Setup of the baseline:
==> flow/design.v (excerpt) <==
module main #(
    parameter MAIN_DIV = 8,      
    parameter SCAN_DIV = 4       
)(
    input wire clk,
    input wire rst,    
    input wire btnC,   
    input wire btnL,   
    input wire btnR,   
    input wire [7:0] num1,   
    input wire [7:0] num2,   
    output wire [6:0] seg,            
    output wire [3:0] an,              
    output wire multiplicationFinished    
);
Size: roughly 33 I/O pins.
export LEC_CHECK = 0
export ABC_AREA = 1
export CAP_MARGIN = 20
export CORE_ASPECT_RATIO = 1.97
export CORE_MARGIN = 2
export CORE_UTILIZATION = 40
export CTS_CLUSTER_DIAMETER = 310
export CTS_CLUSTER_SIZE = 100
export SETUP_SLACK_MARGIN = 4.56
export SLEW_MARGIN = 30
export TNS_END_PERCENT = 15
create_clock -name core_clock -period 20.0 [get_ports {clk}]
run.sh (not shown) runs the stock make flow with config.mk's settings and CLKGATE_MAP_FILE=.
The baseline | status: complete | timing, DRC, antenna: pass
--- input diff the baseline..the candidate ---
- SETUP_SLACK_MARGIN removed (was 4.56)
- CTS_CLUSTER_SIZE removed (was 100)
- CORE_MARGIN changed from 2 to 3
- PLACE_DENSITY_LB_ADDON newly set to 0.03
- CAP_MARGIN changed from 20 to 15
- CORE_ASPECT_RATIO removed (was 1.97)
- SLEW_MARGIN changed from 30 to 15
- MAX_ROUTING_LAYER newly set to met4
- TNS_END_PERCENT removed (was 15)
- CTS_CLUSTER_DIAMETER removed (was 310)
### Flow results
Compared with the baseline, the candidate shows a area of the die that is 2.0% higher.
Leakage power across the baseline and the candidate: no real change.
Final critical-path required period came out lower on the candidate than on the baseline.
The baseline → the candidate: power rose about 2.3%; non-clock buffer total of the final layout went down.
Across both runs, maximum vdd ir drop was higher for the candidate than for the baseline.
The candidate: number of clock-tree buffers in the layout 1 above the baseline
Sort the baseline and the candidate by number of placement rows asc -> top: the candidate
Compared with the baseline, the candidate shows wire length that has gone down by a few percent.
Going from the baseline to the candidate, the overall global routing resource usage was found to have gone down by 1.0 points.
Against the baseline, fmax in the candidate rose slightly.

========
Setup of run 1:
main again, from the RTL that the note above started with.
==> flow/design.v (excerpt) <==
module main #(
    parameter MAIN_DIV = 8,      
    parameter SCAN_DIV = 4       
)(
    input wire clk,
    input wire rst,    
    input wire btnC,   
    input wire btnL,   
    input wire btnR,   
    input wire [7:0] num1,   
    input wire [7:0] num2,   
    output wire [6:0] seg,            
    output wire [3:0] an,              
    output wire multiplicationFinished    
);
clock: 9.49 ns
lec_check: 0
abc_area: 0
cap_margin: 0
cell_pad_in_sites_detail_placement: 1
core_aspect_ratio: 0.84
core_margin: 8
core_utilization: 53
cts_cluster_diameter: 196
gpl_routability_driven: 0
gpl_timing_driven: 0
hold_slack_margin: -0.1
max_routing_layer: met5
min_routing_layer: met2
place_density_lb_addon: 0.17
slew_margin: 15
Tool error GRT-0116 stopped run 1 during 5_1_grt; no final results.
Modified inputs, run 2 compared to run 1
# run 1
export LEC_CHECK = 0
export ABC_AREA = 0
export CAP_MARGIN = 0
export CELL_PAD_IN_SITES_DETAIL_PLACEMENT = 1
export CORE_ASPECT_RATIO = 0.84
export CORE_MARGIN = 8
export CORE_UTILIZATION = 53
export CTS_CLUSTER_DIAMETER = 196
export GPL_ROUTABILITY_DRIVEN = 0
export GPL_TIMING_DRIVEN = 0
export HOLD_SLACK_MARGIN = -0.1
export MAX_ROUTING_LAYER = met5
export MIN_ROUTING_LAYER = met2
export PLACE_DENSITY_LB_ADDON = 0.17
export SLEW_MARGIN = 15
create_clock -name core_clock -period 9.49 [get_ports {clk}]
# run 2
export LEC_CHECK = 0
export CAP_MARGIN = 20
export CORE_MARGIN = 2
export CORE_UTILIZATION = 58
export SLEW_MARGIN = 20
create_clock -name core_clock -period 8.97 [get_ports {clk}]
Notes after the runs:
STATUS run=run 2 STAGES=ALL_DONE FINAL_CHECKS=FAILED CAUSE=negative setup slack
From run 1 to run 2 the numbers moved as follows: row count went up by 5.4%, number of sinks driven by the clock tree comparable.
Die height on run 2 is down relative to run 1.
Number of buffers inserted to repair setup after CTS for run 2 is lower than for run 1.
Against run 1, count of instances resized after the clock tree is built in run 2 fell by more than 10%.
Run 1 has lower worst setup slack before clock tree synthesis than run 2.
Taking run 1 as 1.0, run 2 lands at 0.922 on core area.
Here is what was changed in the inputs of run 3 compared with run 2.
# run 2
export LEC_CHECK = 0
export CAP_MARGIN = 20
export CORE_MARGIN = 2
export CORE_UTILIZATION = 58
export SLEW_MARGIN = 20
create_clock -name core_clock -period 8.97 [get_ports {clk}]
# run 3
export LEC_CHECK = 0
export ABC_AREA = 1
export CAP_MARGIN = 20
export CORE_MARGIN = 2
export CORE_UTILIZATION = 40
export PLACE_DENSITY = 0.6
export SLEW_MARGIN = 20
create_clock -name core_clock -period 13.9 [get_ports {clk}]
- The flow did not stop early for run 3: all stages ran, and the layout cleared the timing, design-rule and antenna checks.
- Post-layout total power (run 3 vs. run 2) decreases by more than a quarter
- Compared with run 2, in run 3 area overhead of the layout relative to synthesis saw a decrease; total detailed-routing wirelength saw a decrease; core utilization saw a decrease; post-layout period usage of the worst path saw a decrease.
Relative to run 3, the following input files were edited for run 4:
# run 3
export LEC_CHECK = 0
export ABC_AREA = 1
export CAP_MARGIN = 20
export CORE_MARGIN = 2
export CORE_UTILIZATION = 40
export PLACE_DENSITY = 0.6
export SLEW_MARGIN = 20
create_clock -name core_clock -period 13.9 [get_ports {clk}]
# run 4
export LEC_CHECK = 0
export ABC_AREA = 1
export CAP_MARGIN = 20
export CORE_ASPECT_RATIO = 1.97
export CORE_MARGIN = 2
export CORE_UTILIZATION = 40
export CTS_CLUSTER_DIAMETER = 389
export CTS_CLUSTER_SIZE = 56
export SLEW_MARGIN = 30
create_clock -name core_clock -period 20.0 [get_ports {clk}]
Findings:
- Looking only at non-clock buffer total of the final layout, and setting everything else aside, the lower value of run 3 and run 4 goes to run 3.
- The measured slew at the worst slew-check pin in run 4 sits 0.20 ns below the value recorded for run 3.
- Run 4: sequential power is about 30% lower than what run 3 reported.
- Summary: with run 3 as the reference, placement row count in run 4 moved up by more than a quarter.
- Core utilization at floorplan is lower on run 3
- On hold slack, run 3 and run 4 are basically level.
- On worst-skew pair later-pin latency: between run 3 and run 4, it ends up higher for run 4.
- Run 4 vs. run 3: internal power component -29%; cell area reported after detailed placement level.
Edits applied to the flow inputs when going from run 4 to run 5:
# run 4
export LEC_CHECK = 0
export ABC_AREA = 1
export CAP_MARGIN = 20
export CORE_ASPECT_RATIO = 1.97
export CORE_MARGIN = 2
export CORE_UTILIZATION = 40
export CTS_CLUSTER_DIAMETER = 389
export CTS_CLUSTER_SIZE = 56
export SLEW_MARGIN = 30
create_clock -name core_clock -period 20.0 [get_ports {clk}]
# run 5
export LEC_CHECK = 0
export CAP_MARGIN = 15
export CORE_MARGIN = 2
export CORE_UTILIZATION = 40
export SLEW_MARGIN = 15
create_clock -name core_clock -period 20.0 [get_ports {clk}]
- Run 5: number of instances in the synthesized netlist lower than run 4
- In run 5 relative to run 4, layout inverter count without the clock tree had gone down by more than half.
- On largest incremental delay on the critical path: run 5 sits above run 4.
- Delta(final critical delay including setup and external delays, run 5 - run 4) > 0
- In run 5, the share of cell area taken by flip-flops and latches came out 2.6 points below the value in run 4.
Edits applied to the flow inputs when going from run 5 to run 6:
# run 5
export LEC_CHECK = 0
export CAP_MARGIN = 15
export CORE_MARGIN = 2
export CORE_UTILIZATION = 40
export SLEW_MARGIN = 15
create_clock -name core_clock -period 20.0 [get_ports {clk}]
# run 6
export LEC_CHECK = 0
export ABC_AREA = 1
export CAP_MARGIN = 20
export CORE_ASPECT_RATIO = 0.5
export CORE_MARGIN = 2
export CORE_UTILIZATION = 22
export CTS_CLUSTER_DIAMETER = 389
export CTS_CLUSTER_SIZE = 100
export SLEW_MARGIN = 30
export TNS_END_PERCENT = 15
create_clock -name core_clock -period 20.0 [get_ports {clk}]
[summary]
- Diff run 5 -> run 6: smallest setup slack after layout rose 5.21 ns; combinational share of power rose 2.2 points; adder and majority gate portion of the synthesized area rose 1.5 points.
- Diff run 5 -> run 6: final cell area excluding filler cells lower; clock skew roughly the same; share of cell area taken by flip-flops and latches higher; sequential power roughly the same.
- Run 6: full flow OK, the timing, design-rule and antenna checks passed
- Note that the top achievable clock speed recorded for run 6 amounts to 1.4 times the value seen in run 5.
- Note that the detailed-route wire length recorded for run 5 amounts to 1.4 times the value seen in run 6.
- Going from run 5 to run 6, share of the core filled with cells now sits lower; via count of the routed design now sits lower.
Power and IR drop assume default switching activity.
